// ALUUnit
module ALUUnit(clock, ALUOp, funct, a, b, result, zero, carryOut);
For scale: about 880 cells after synthesis, roughly 0.0073 mm2 of cells after synthesis.
==> flow/config.mk <==
export PLATFORM = sky130hd
export DESIGN_NAME = ALUUnit
export DESIGN_NICKNAME = ALUUnit
export VERILOG_FILES = /design/flow/design.v
export SDC_FILE = /design/flow/constraint.sdc
export NUM_CORES = 4
export LEC_CHECK = 0
export ABC_AREA = 0
export CAP_MARGIN = 0
export CELL_PAD_IN_SITES_DETAIL_PLACEMENT = 1
export CELL_PAD_IN_SITES_GLOBAL_PLACEMENT = 2
export CORE_ASPECT_RATIO = 0.95
export CORE_MARGIN = 7
export CORE_UTILIZATION = 37
export CTS_CLUSTER_DIAMETER = 192
export GPL_ROUTABILITY_DRIVEN = 1
export GPL_TIMING_DRIVEN = 1
export HOLD_SLACK_MARGIN = 0.15
export MAX_ROUTING_LAYER = met4
export MIN_ROUTING_LAYER = met1
export PLACE_DENSITY_LB_ADDON = 0.13
export SLEW_MARGIN = 20
export TNS_END_PERCENT = 95
==> flow/constraint.sdc <==
create_clock -name core_clock -period 6.93 [get_ports {clock}]
set_input_delay 1.3860 -clock core_clock [delete_from_list [all_inputs] [get_ports {clock}]]
set_output_delay 1.3860 -clock core_clock [all_outputs]
set_load 0.01 [all_outputs]
run.sh (not shown) runs the stock make flow with config.mk's settings and CLKGATE_MAP_FILE=.
Next try:
CELL_PAD_IN_SITES_DETAIL_PLACEMENT = unset   (was 1)
CELL_PAD_IN_SITES_GLOBAL_PLACEMENT = unset   (was 2)
CORE_ASPECT_RATIO = unset   (was 0.95)
CORE_MARGIN = 2   (was 7)
CORE_UTILIZATION = 66   (was 37)
CTS_CLUSTER_DIAMETER = 354   (was 192)
GPL_ROUTABILITY_DRIVEN = unset   (was 1)
HOLD_SLACK_MARGIN = unset   (was 0.15)
MIN_ROUTING_LAYER = unset   (was met1)
PLACE_DENSITY = 0.58   (was unset)
PLACE_DENSITY_LB_ADDON = unset   (was 0.13)
TNS_END_PERCENT = 10   (was 95)
clock period = 2.83 ns   (was 6.93 ns; I/O delays follow)
The new run never finished: it broke off in 4_1_cts (DPL-0038). Synthesized area stays the same. Synthesized cell count stays the same. Die area is lower by well over a third.
Next try:
ABC_AREA = unset   (was 0)
CAP_MARGIN = 20   (was 0)
CORE_UTILIZATION = 40   (was 66)
CTS_CLUSTER_DIAMETER = unset   (was 354)
GPL_TIMING_DRIVEN = unset   (was 1)
MAX_ROUTING_LAYER = unset   (was met4)
PLACE_DENSITY = unset   (was 0.58)
TNS_END_PERCENT = unset   (was 10)
clock period = 5.0 ns   (was 2.83 ns; I/O delays follow)
After rerunning: This time the run completed without violations. Die area climbs by about 60%. Synthesized cell count does not change. Synthesized area stays the same.


run A:
Starting RTL as in the previous note.
Settings: LEC_CHECK=0, ABC_AREA=0, CAP_MARGIN=0, CORE_MARGIN=2, CORE_UTILIZATION=66, GPL_TIMING_DRIVEN=1, MAX_ROUTING_LAYER=met4, PLACE_DENSITY=0.58, SLEW_MARGIN=20, TNS_END_PERCENT=100; clock period 2.83 ns.
Seen in the log of run A: DPL-0038 during clock tree synthesis (4_1_cts), after which the run never completed.
For run B, these inputs were changed with respect to run A:
Settings: CORE_UTILIZATION now 40, was 66; CAP_MARGIN now 20, was 0; GPL_TIMING_DRIVEN no longer set, was 1; MAX_ROUTING_LAYER no longer set, was met4; PLACE_DENSITY no longer set, was 0.58; ABC_AREA no longer set, was 0; TNS_END_PERCENT no longer set, was 100; the clock period (ns, I/O delays scaled along) now 4.36, was 2.83.
Run B | status: complete | timing, DRC, antenna: pass
As far as number of enable-type register cells in the synthesized netlist goes, run B and run A are indistinguishable; the numbers are identical.
Compared to run A, run B has post-placement cell count 109 lower.
Comparing run A against run B, there is no change at all in summed standard-cell area reported by yosys.
Between run A and run B, the flow reports number of rows created at floorplan increasing by more than a quarter.
As far as sequential-to-total area share from yosys stat goes, run A and run B are indistinguishable; the numbers are identical.
Taking run B as 1.0, run A lands at 0.60 on area of the core region.
Final weighted congestion of routability-driven global placement shrinks by more than 10% when moving from run A to run B.
Diff run A -> run B | vertical die dimension | increase of about 27%
Edits applied to the flow inputs when going from run B to run C:
Settings: putting CTS_CLUSTER_SIZE at 96 where nothing was set; putting SETUP_SLACK_MARGIN at -0.17 where nothing was set; putting CTS_CLUSTER_DIAMETER at 346 where nothing was set; swapping 40 for 65 in CORE_UTILIZATION; putting TNS_END_PERCENT at 40 where nothing was set; swapping 4.36 for 3.73 in the clock period (ns, I/O delays scaled along).
==> results <==
- Comparing run C and run B, the one run not ending clean was run C.
- Relative to run B, run C degrades design area.
- In run C, final worst setup slack is lower than in run B.
- Total power went up by more than 10% going from run B to run C.
- Placed instance area delta for run C relative to run B: about 3.7% higher
- Between run C and run B, final-layout fill cell count is lower for run C, run B comes in above that.
- Number of placed instances with taps included was higher in the run labelled run B.
- Comparing run C and run B, the higher power share of the clock group is on run B.
- Between run C and run B, the worst setup skew after layout does not differ in any meaningful way.


== north ==
Starting RTL as in the previous note.
make LEC_CHECK=0 ABC_AREA=0 CAP_MARGIN=40 CORE_ASPECT_RATIO=0.5 CORE_MARGIN=8 CORE_UTILIZATION=48 CTS_CLUSTER_DIAMETER=231 CTS_CLUSTER_SIZE=22 GPL_TIMING_DRIVEN=1 MAX_ROUTING_LAYER=met4 PLACE_DENSITY_LB_ADDON=0.13 SETUP_SLACK_MARGIN=1.92 SLEW_MARGIN=20 TNS_END_PERCENT=10 finish   # period 6.93 ns
--- input diff north..south ---
- GPL_TIMING_DRIVEN changed from 1 to 0
- CORE_MARGIN changed from 8 to 7
- MIN_ROUTING_LAYER newly set to met1
- CELL_PAD_IN_SITES_DETAIL_PLACEMENT newly set to 1
- GPL_ROUTABILITY_DRIVEN newly set to 0
- CORE_ASPECT_RATIO changed from 0.5 to 0.95
- TNS_END_PERCENT changed from 10 to 95
- CTS_CLUSTER_SIZE removed (was 22)
- SETUP_SLACK_MARGIN removed (was 1.92)
- CORE_UTILIZATION changed from 48 to 37
- CTS_CLUSTER_DIAMETER changed from 231 to 192
- CELL_PAD_IN_SITES_GLOBAL_PLACEMENT newly set to 2
- CAP_MARGIN changed from 40 to 0
## What came out
Global-route usage: south < north
In south relative to north, wire length had gone up by more than 10%.
Transition time at the pin with the least slew margin came out higher on south than on north.
Lower utilization goes to south over north.
## Diff of input files: east against south
- CELL_PAD_IN_SITES_GLOBAL_PLACEMENT: 2 -> unset
- CORE_ASPECT_RATIO: 0.95 -> 0.5
- CELL_PAD_IN_SITES_DETAIL_PLACEMENT: 1 -> unset
- GPL_ROUTABILITY_DRIVEN: 0 -> unset
- SETUP_SLACK_MARGIN: unset -> 1.92
- GPL_TIMING_DRIVEN: 0 -> 1
- CTS_CLUSTER_DIAMETER: 192 -> 231
- CORE_MARGIN: 7 -> 8
- CTS_CLUSTER_SIZE: unset -> 98
- TNS_END_PERCENT: 95 -> 10
- CORE_UTILIZATION: 37 -> 48
- MIN_ROUTING_LAYER: met1 -> unset
### Flow results
- Count of buffers not belonging to the clock network in the layout (east over south): decrease, 24%
- Data required time of the worst path across south and east: no real change.
- Die size was lower in the run labelled east.
- On number of detailed-routing iterations run before antenna repair: between south and east, it ends up lower for south.
- Comparing maximum fanout along the worst path for south and east, the smaller number came from south.
- Sort south and east by worst setup slack before clock tree synthesis, descending, and east comes first.
- east against south: final cell area excluding filler cells shrank by 2.8%; sequential share of power grew by 1.9 points.
- Note that the number of global-route vias before repair recorded for south amounts to 1.10 times the value seen in east.
- In the reports for south and east, the smaller instance area at placement belongs to east.
- When east is set beside south, its sequential share of cell area turns out to be 0.68 points larger.
#### Input delta (west over east)
- CORE_UTILIZATION changed from 48 to 66
- SETUP_SLACK_MARGIN removed (was 1.92)
- CORE_MARGIN changed from 8 to 2
- CTS_CLUSTER_SIZE removed (was 98)
- CORE_ASPECT_RATIO removed (was 0.5)
- PLACE_DENSITY_LB_ADDON removed (was 0.13)
- CTS_CLUSTER_DIAMETER changed from 231 to 234
- the clock period (ns, I/O delays scaled along) changed from 6.93 to 2.78
### Flow results
Stage in which a tool error killed west: 4_1_cts. west ends up with higher area after detailed placement than east does. Diff east -> west: last weighted congestion value of the routability-driven placer now sits higher, count of boundary I/O pins now sits at about the same level, mean instance size in the synthesized netlist now sits at about the same level. On worst slack at placement: between west and east, it ends up higher for east. Pre-placement core utilization was higher in the run labelled west. west against east: number of synthesized register bits ~0 delta, instance count of the mapped netlist stayed essentially flat, overall die area shrank by about 40%, total placed cells including tap cells rose by about 16%.
--- input diff west..middle ---
- an added CORE_ASPECT_RATIO of 0.5
- a change of CORE_MARGIN from 2 to 7
- an added CTS_CLUSTER_SIZE of 98
- an added PLACE_DENSITY_LB_ADDON of 0.13
- a change of CORE_UTILIZATION from 66 to 48
- a change of CTS_CLUSTER_DIAMETER from 234 to 231
- a change of the clock period (ns, I/O delays scaled along) from 2.78 to 6.93
--- outcome ---
Comparing west against middle, there is no change at all in tally of buffers added on design ports. On post-synthesis xor/xnor area fraction, middle and west are basically level. Cmp middle and west / floorplan core density / lower: middle. Looking at middle and west, the area fraction in full adders, half adders and majority gates is a wash. Diff west -> middle | placement-stage cell area | decrease of about 17%. Die span in x for middle: 79 um up relative to west. As far as number of distinct standard cells referenced by the synthesized netlist goes, middle and west are indistinguishable; the numbers are identical. In middle relative to west, area of the core had gone up by more than a quarter. middle finished every step from synthesis to the final layout, and the layout passed the timing, DRC and antenna checks. For west, the flow was terminated by a tool error in 4_1_cts and produced no final design. Total die area: middle higher than west.
No activity file was given, so power comes from the tool's default toggle rates.
